## comp_mult_top
module comp_mult_top #(
parameter NO_MULT   = 4     ,  
parameter APB_BADDR = 0     ,  
parameter SYS_AW    = 16    ,  
parameter REG_DW    = 16       
)(
input                    clk         ,  
input                    rst_n       ,  
input      [ SYS_AW-1:0] apb_paddr   ,  
input                    apb_psel    ,  
input                    apb_penable ,  
input                    apb_pwrite  ,  
input      [REG_DW -1:0] apb_pwdata  ,  
output                   apb_pready  ,  
output reg [REG_DW -1:0] apb_prdata  ,  
output reg               apb_pslverr ,  
output reg               mem_ce      ,  
output reg               mem_we      ,  
output reg [SYS_AW -1:0] mem_addr    ,  
output reg [     8 -1:0] mem_wr_data ,  
input      [     8 -1:0] mem_rd_data    
);
localparam DWIDTH = 8 ;
localparam IDLE   = 2'b00;  
localparam RD_OPS = 2'b01;  
localparam WORK   = 2'b10;  
localparam WR_RES = 2'b11;  
reg  [       REG_DW -1:0] op1_addr      ;  
reg  [       REG_DW -1:0] op2_addr      ;  
reg  [       REG_DW -1:0] res_addr      ;  
reg  [       REG_DW -1:0] no_op         ;  
reg  [       REG_DW -1:0] cfg_start     ;  
reg  [       REG_DW -1:0] sts_stop      ;  
wire                      wr_op1_addr   ;  
wire                      wr_op2_addr   ;  
wire                      wr_res_addr   ;  
wire                      wr_no_op      ;  
wire                      wr_cfg_start  ;  
wire                      wr_sts_stop   ;  
wire                      rd_sts_stop   ;  
wire                      rd_sts_state  ;  
wire                      sel_regs      ;  
reg                       op_val        ;  
wire                      op_rdy        ;  
wire [   2*2*DWIDTH -1:0] op_data       ;  
wire                      res_val       ;  
reg                       res_rdy       ;  
wire [2*2*(DWIDTH+1)-1:0] res_data      ;  
wire                      set_res_rdy   ;  
reg  [     3*DWIDTH -1:0] data_reg      ;  
reg  [            2 -1:0] sts_cstate    ;  
  ...
export LEC_CHECK = 0
export ABC_AREA = 1
export CAP_MARGIN = 25
export CORE_MARGIN = 8
export CORE_UTILIZATION = 45
export CTS_CLUSTER_DIAMETER = 227
export CTS_CLUSTER_SIZE = 98
export GPL_ROUTABILITY_DRIVEN = 0
export GPL_TIMING_DRIVEN = 1
export HOLD_SLACK_MARGIN = 0.19
export PLACE_DENSITY_LB_ADDON = 0.3
export SLEW_MARGIN = 20
export TNS_END_PERCENT = 20
create_clock -name core_clock -period 9.98 [get_ports {clk}]
run.sh (not shown) runs the stock make flow with config.mk's settings and CLKGATE_MAP_FILE=.
Then changed:
ABC_AREA = 0   (was 1)
CAP_MARGIN = 30   (was 25)
CELL_PAD_IN_SITES_DETAIL_PLACEMENT = 1   (was default)
CORE_MARGIN = 7   (was 8)
CORE_UTILIZATION = 56   (was 45)
CTS_CLUSTER_DIAMETER = 279   (was 227)
CTS_CLUSTER_SIZE = 95   (was 98)
GPL_ROUTABILITY_DRIVEN = 1   (was 0)
HOLD_SLACK_MARGIN = 0.1   (was 0.19)
MAX_ROUTING_LAYER = met5   (was default)
PLACE_DENSITY_LB_ADDON = 0.17   (was 0.3)
SLEW_MARGIN = 40   (was 20)
TNS_END_PERCENT = default   (was 20)
Outcome: The new run completed with no timing, DRC or antenna violations. Total power rose by 62%. Area after synthesis fell by 7.7%. Via count fell by 10%. Wire length rose by 15%. Die size fell by 26%. Sequential share of layout area rose by 1.4 points.
Then changed:
ABC_AREA = 1   (was 0)
CAP_MARGIN = 25   (was 30)
CELL_PAD_IN_SITES_DETAIL_PLACEMENT = default   (was 1)
CORE_MARGIN = 8   (was 7)
CORE_UTILIZATION = 72   (was 56)
CTS_CLUSTER_DIAMETER = 227   (was 279)
CTS_CLUSTER_SIZE = 98   (was 95)
GPL_ROUTABILITY_DRIVEN = 0   (was 1)
HOLD_SLACK_MARGIN = 0.19   (was 0.1)
MAX_ROUTING_LAYER = default   (was met5)
PLACE_DENSITY_LB_ADDON = 0.3   (was 0.17)
SLEW_MARGIN = 5   (was 40)
TNS_END_PERCENT = 20   (was default)
Effect:
- via count grows by 20%
- fmax grows by 4.0%
- first-iteration DRC count grows by 81%
- clock-buffer cell count grows by 2
- hold slack is better by 24 ps
- core utilization grows by 17 points
- wire length shrinks by 9.0%
Then changed:
ABC_AREA = 0   (was 1)
CORE_UTILIZATION = 41   (was 72)
PLACE_DENSITY = 0.59   (was default)
PLACE_DENSITY_LB_ADDON = default   (was 0.3)
SLEW_MARGIN = 20   (was 5)
- cell area decreases by a few percent
- core utilization decreases by 33 points
- die area increases by well over a third
- worst setup slack gets better by 12 ps
- clock skew increases by 5.6 ps
- non-clock buffer count increases by 35
- register-to-register slack gets better by 290 ps
- count of clock-buffer cells in the layout decreases by 4
- synthesized area decreases by a little under a tenth
- via count decreases by a quarter to a third
- global-route usage decreases by 15 points
Then changed:
CORE_MARGIN = 2   (was 8)
CORE_UTILIZATION = 71   (was 41)
CTS_CLUSTER_DIAMETER = 211   (was 227)
CTS_CLUSTER_SIZE = 40   (was 98)
PLACE_DENSITY = 0.61   (was 0.59)
SETUP_SLACK_MARGIN = -0.62   (was default)
TNS_END_PERCENT = default   (was 20)
clock period = 7.04 ns   (was 9.98 ns; I/O delays follow)
Result: This time the run finished but failed the layout checks on negative setup slack. Sequential power increases by well over a third. Sequential share of layout area decreases by 1.2 points. Via count increases by roughly a tenth. Cell count decreases by a few percent. Worst setup slack gets worse by 1300 ps. Design area increases by a few percent. Routed wire length increases by a few percent.

* * *

Starting RTL as in the previous note.
==> flow/config.mk <==
export PLATFORM = sky130hd
export DESIGN_NAME = comp_mult_top
export DESIGN_NICKNAME = comp_mult_top
export VERILOG_FILES = /design/flow/design.v
export SDC_FILE = /design/flow/constraint.sdc
export NUM_CORES = 4
export LEC_CHECK = 0
export ABC_AREA = 0
export CAP_MARGIN = 20
export CORE_MARGIN = 2
export CORE_UTILIZATION = 71
export CTS_CLUSTER_DIAMETER = 197
export CTS_CLUSTER_SIZE = 32
export PLACE_DENSITY_LB_ADDON = 0.27
export SETUP_SLACK_MARGIN = 0.16
export SLEW_MARGIN = 20
==> flow/constraint.sdc <==
create_clock -name core_clock -period 6.87 [get_ports {clk}]
set_input_delay 1.3740 -clock core_clock [delete_from_list [all_inputs] [get_ports {clk}]]
set_output_delay 1.3740 -clock core_clock [all_outputs]
set_load 0.01 [all_outputs]
The baseline reached the layout checks and failed them: negative setup slack.
==> next run, changes <==
- ABC_AREA: 0 -> default
- CORE_UTILIZATION: 71 -> 29
- CTS_CLUSTER_DIAMETER: 197 -> default
- CTS_CLUSTER_SIZE: 32 -> default
- PLACE_DENSITY_LB_ADDON: 0.27 -> default
- SETUP_SLACK_MARGIN: 0.16 -> default
- clock period: 6.87 -> 11.3 ns (I/O delays scaled with it)
Result:
- The new run finished clean
- worst setup slack gets better by 2.0 ns
- synthesized cell count stays the same
- sequential power drops by about 40%
- routed wire length falls by about 11%
- die size goes up by 140%
- power goes down by 48%
==> next run, changes <==
- CORE_UTILIZATION: 29 -> 40
- SETUP_SLACK_MARGIN: default -> 1.74
- clock period: 11.3 -> 9.39 ns (I/O delays scaled with it)
Effect:
- The new run passed the timing, DRC and antenna checks
- via count went up by 2.9%
- power came out higher by 26%
- clock skew rises by 0.0097 ns
==> next run, changes <==
- SETUP_SLACK_MARGIN: 1.74 -> default
- clock period: 9.39 -> 10.0 ns (I/O delays scaled with it)
Effect: The new run completed with no timing, DRC or antenna violations; wire length went down by 4.3%; cell count went down by about 2%; sequential power decreases by 6.0%; global-route usage decreases by 0.67 points; worst setup slack got worse by 0.82 ns; total power falls by 11%; worst hold slack barely changes; via count fell by 1.2%; die area does not change; clock-buffer cell count went down by 2.

* * *

run 1:
comp_mult_top again, from the RTL that the note above started with.
## comp_mult_top
module comp_mult_top #(
parameter NO_MULT   = 4     ,  
parameter APB_BADDR = 0     ,  
parameter SYS_AW    = 16    ,  
parameter REG_DW    = 16       
)(
input                    clk         ,  
input                    rst_n       ,  
input      [ SYS_AW-1:0] apb_paddr   ,  
input                    apb_psel    ,  
input                    apb_penable ,  
input                    apb_pwrite  ,  
input      [REG_DW -1:0] apb_pwdata  ,  
output                   apb_pready  ,  
output reg [REG_DW -1:0] apb_prdata  ,  
output reg               apb_pslverr ,  
output reg               mem_ce      ,  
output reg               mem_we      ,  
output reg [SYS_AW -1:0] mem_addr    ,  
output reg [     8 -1:0] mem_wr_data ,  
input      [     8 -1:0] mem_rd_data    
);
localparam DWIDTH = 8 ;
localparam IDLE   = 2'b00;  
localparam RD_OPS = 2'b01;  
localparam WORK   = 2'b10;  
localparam WR_RES = 2'b11;  
reg  [       REG_DW -1:0] op1_addr      ;  
reg  [       REG_DW -1:0] op2_addr      ;  
reg  [       REG_DW -1:0] res_addr      ;  
reg  [       REG_DW -1:0] no_op         ;  
reg  [       REG_DW -1:0] cfg_start     ;  
reg  [       REG_DW -1:0] sts_stop      ;  
wire                      wr_op1_addr   ;  
  ...
make LEC_CHECK=0 CAP_MARGIN=40 CELL_PAD_IN_SITES_GLOBAL_PLACEMENT=0 CORE_MARGIN=2 CORE_UTILIZATION=67 CTS_CLUSTER_DIAMETER=334 CTS_CLUSTER_SIZE=100 SLEW_MARGIN=0 TNS_END_PERCENT=10 finish   # period 10.0 ns
Run 1 ended with every stage complete and zero timing, DRC or antenna violations.
Edits applied to the flow inputs when going from run 1 to run 2:
- CORE_UTILIZATION changed from 67 to 40
- CELL_PAD_IN_SITES_GLOBAL_PLACEMENT changed from 0 to 2
- CTS_CLUSTER_SIZE changed from 100 to 41
- CORE_MARGIN changed from 2 to 7
- TNS_END_PERCENT changed from 10 to 15
- SLEW_MARGIN changed from 0 to 20
==> results <==
[compare] base=run 1 new=run 2: wire length of the first global-routing pass +about 10%; overall global routing resource usage -13 points; total power +3.3%.
Number of vias in the routed layout delta (run 2 − run 1): favourable
| time the final worst path needs with I/O delays and setup | lower: run 2 |
Taking run 1 as the reference, in run 2 sequential share of layout area went down; share of flip-flops with an asynchronous set or reset saw little to no change.
On run 2: later-pin clock latency in the skew report is 0.03 ns higher than what run 1 gave.
Horizontal die size on run 2 is up relative to run 1.
There was hardly any difference in power drawn by the sequential cells between run 2 and run 1.
#### Input delta (run 3 over run 2)
- MIN_ROUTING_LAYER now met2, previously not set
- PLACE_DENSITY_LB_ADDON now 0.04, previously not set
- CAP_MARGIN now 20, was 40
- TNS_END_PERCENT no longer set, was 15
- CTS_CLUSTER_SIZE no longer set, was 41
- CTS_CLUSTER_DIAMETER no longer set, was 334
- MAX_ROUTING_LAYER now met4, previously not set
- CELL_PAD_IN_SITES_GLOBAL_PLACEMENT no longer set, was 2
- CORE_UTILIZATION now 16, was 40
- CORE_MARGIN now 2, was 7
Notes after the runs:
Against run 2, final wirelength in run 3 rose by more than a quarter. Comparing run 3 and run 2, the higher clock buffer instance count of the final layout was measured on run 3. The estimated power of run 3 ends up higher than the estimate for run 2.
What run 4 does differently from run 3 at the input level:
- CORE_UTILIZATION changed from 16 to 40
- MAX_ROUTING_LAYER removed (was met4)
- PLACE_DENSITY_LB_ADDON removed (was 0.04)
- CORE_ASPECT_RATIO newly set to 0.65
- CELL_PAD_IN_SITES_DETAIL_PLACEMENT newly set to 1
Findings:
- Both conditions hold for run 3: the flow ran to the end and the final layout passed the timing, DRC and antenna checks.
- Run 4 reached the final stage; the timing, DRC and antenna checks on its layout passed.
- The critical path depth reported for run 4 is greater than that of run 3 by about 7%.
- Looking at critical-path cell with the highest stage delay, the xor2_1 result is from run 4; the or4b_2 one comes from run 3.
- Looking at post-route worst setup slack across run 3 and run 4, the one that comes out lower is run 4.
- Diff run 3 -> run 4: internal power dropped about 0.4%; clock-buffer cell count dropped 1.

* * *

Setup of run A:
comp_mult_top again, from the RTL that the note above started with.
Settings: LEC_CHECK=0, CAP_MARGIN=20, CORE_MARGIN=2, CORE_UTILIZATION=72, CTS_CLUSTER_SIZE=51, PLACE_DENSITY_LB_ADDON=0.0, SETUP_SLACK_MARGIN=2.13, SLEW_MARGIN=5, TNS_END_PERCENT=65; clock period 7.54 ns.
What the final checks of run A revealed, after a flow that finished every stage, was a layout that fails on negative setup slack.
[inputs] run B vs run A
# run A
export LEC_CHECK = 0
export CAP_MARGIN = 20
export CORE_MARGIN = 2
export CORE_UTILIZATION = 72
export CTS_CLUSTER_SIZE = 51
export PLACE_DENSITY_LB_ADDON = 0.0
export SETUP_SLACK_MARGIN = 2.13
export SLEW_MARGIN = 5
export TNS_END_PERCENT = 65
create_clock -name core_clock -period 7.54 [get_ports {clk}]
# run B
export LEC_CHECK = 0
export CAP_MARGIN = 20
export CORE_MARGIN = 2
export CORE_UTILIZATION = 64
export SETUP_SLACK_MARGIN = 2.27
export SLEW_MARGIN = 20
create_clock -name core_clock -period 8.42 [get_ports {clk}]
Results
- Across run A and run B, a clean result was obtained everywhere but in run A.
- Of run B and run A, it is run B that has the higher share of total power in the clock network.
- Measured against each other, run A and run B differ in overall track demand over capacity in global routing, the lower figure coming from run B.
- Run B vs. run A: number of cells on the critical path increased 3; cell area decreased about 4.3%.
Changes in run C relative to run B:
# run B
export LEC_CHECK = 0
export CAP_MARGIN = 20
export CORE_MARGIN = 2
export CORE_UTILIZATION = 64
export SETUP_SLACK_MARGIN = 2.27
export SLEW_MARGIN = 20
create_clock -name core_clock -period 8.42 [get_ports {clk}]
# run C
export LEC_CHECK = 0
export CAP_MARGIN = 20
export CORE_MARGIN = 2
export CORE_UTILIZATION = 71
export CTS_CLUSTER_SIZE = 51
export PLACE_DENSITY_LB_ADDON = 0.0
export SETUP_SLACK_MARGIN = 1.78
export SLEW_MARGIN = 20
create_clock -name core_clock -period 6.18 [get_ports {clk}]
Run C vs. run B: instance count after placement with tap cells included went up by about 5%. [compare] base=run B new=run C: instance area after placement went up 6.3%; pre-CTS setup slack decreased by 1.63 ns relative to the old numbers. Run C against run B; number of post-CTS setup repair buffers is up by more than half. Run C ended with less height of the die than run B. What run B reported for detailed placer's ending HPWL has to be multiplied by 1.08 to get the figure for run C. Of run B and run C, only run C fails to finish with a clean layout.
Setup changes, run C to run D
# run C
export LEC_CHECK = 0
export CAP_MARGIN = 20
export CORE_MARGIN = 2
export CORE_UTILIZATION = 71
export CTS_CLUSTER_SIZE = 51
export PLACE_DENSITY_LB_ADDON = 0.0
export SETUP_SLACK_MARGIN = 1.78
export SLEW_MARGIN = 20
create_clock -name core_clock -period 6.18 [get_ports {clk}]
# run D
export LEC_CHECK = 0
export CAP_MARGIN = 20
export CORE_MARGIN = 2
export CORE_UTILIZATION = 71
export CTS_CLUSTER_DIAMETER = 28
export PLACE_DENSITY_LB_ADDON = 0.27
export SETUP_SLACK_MARGIN = 1.55
export SLEW_MARGIN = 20
create_clock -name core_clock -period 10.0 [get_ports {clk}]
Notes after the runs:
Summary of the comparison: final estimated routing congestion in global placement is higher in run D, relative to run C.
Comparing run D against run C, there is no change at all in core outline area.
Run D against run C: horizontal die dimension comparable, number of buffers inserted by post-CTS setup repair now smaller, core utilization at floorplan comparable.
Detailed-placement wirelength estimate (higher): run C
Run D was carried through to the last stage, and its layout satisfied the timing, DRC and antenna checks.
Modified inputs, run E compared to run D
# run D
export LEC_CHECK = 0
export CAP_MARGIN = 20
export CORE_MARGIN = 2
export CORE_UTILIZATION = 71
export CTS_CLUSTER_DIAMETER = 28
export PLACE_DENSITY_LB_ADDON = 0.27
export SETUP_SLACK_MARGIN = 1.55
export SLEW_MARGIN = 20
create_clock -name core_clock -period 10.0 [get_ports {clk}]
# run E
export LEC_CHECK = 0
export CAP_MARGIN = 15
export CELL_PAD_IN_SITES_GLOBAL_PLACEMENT = 2
export CORE_MARGIN = 2
export CORE_UTILIZATION = 40
export CTS_CLUSTER_DIAMETER = 258
export CTS_CLUSTER_SIZE = 100
export SLEW_MARGIN = 20
export TNS_END_PERCENT = 15
create_clock -name core_clock -period 10.0 [get_ports {clk}]
--- outcome ---
- Comparing run D and run E, the higher global-route met2 utilization was measured on run D.
- Comparing final net count for run D and run E, the bigger number came from run D.
- Going from run D to run E, global-route usage moved down, total core area increased 23000 sq um, chip area up 76%.
- Cell count was lower in the run labelled run D.
- Design area | run E below run D
No activity file was given, so power comes from the tool's default toggle rates.
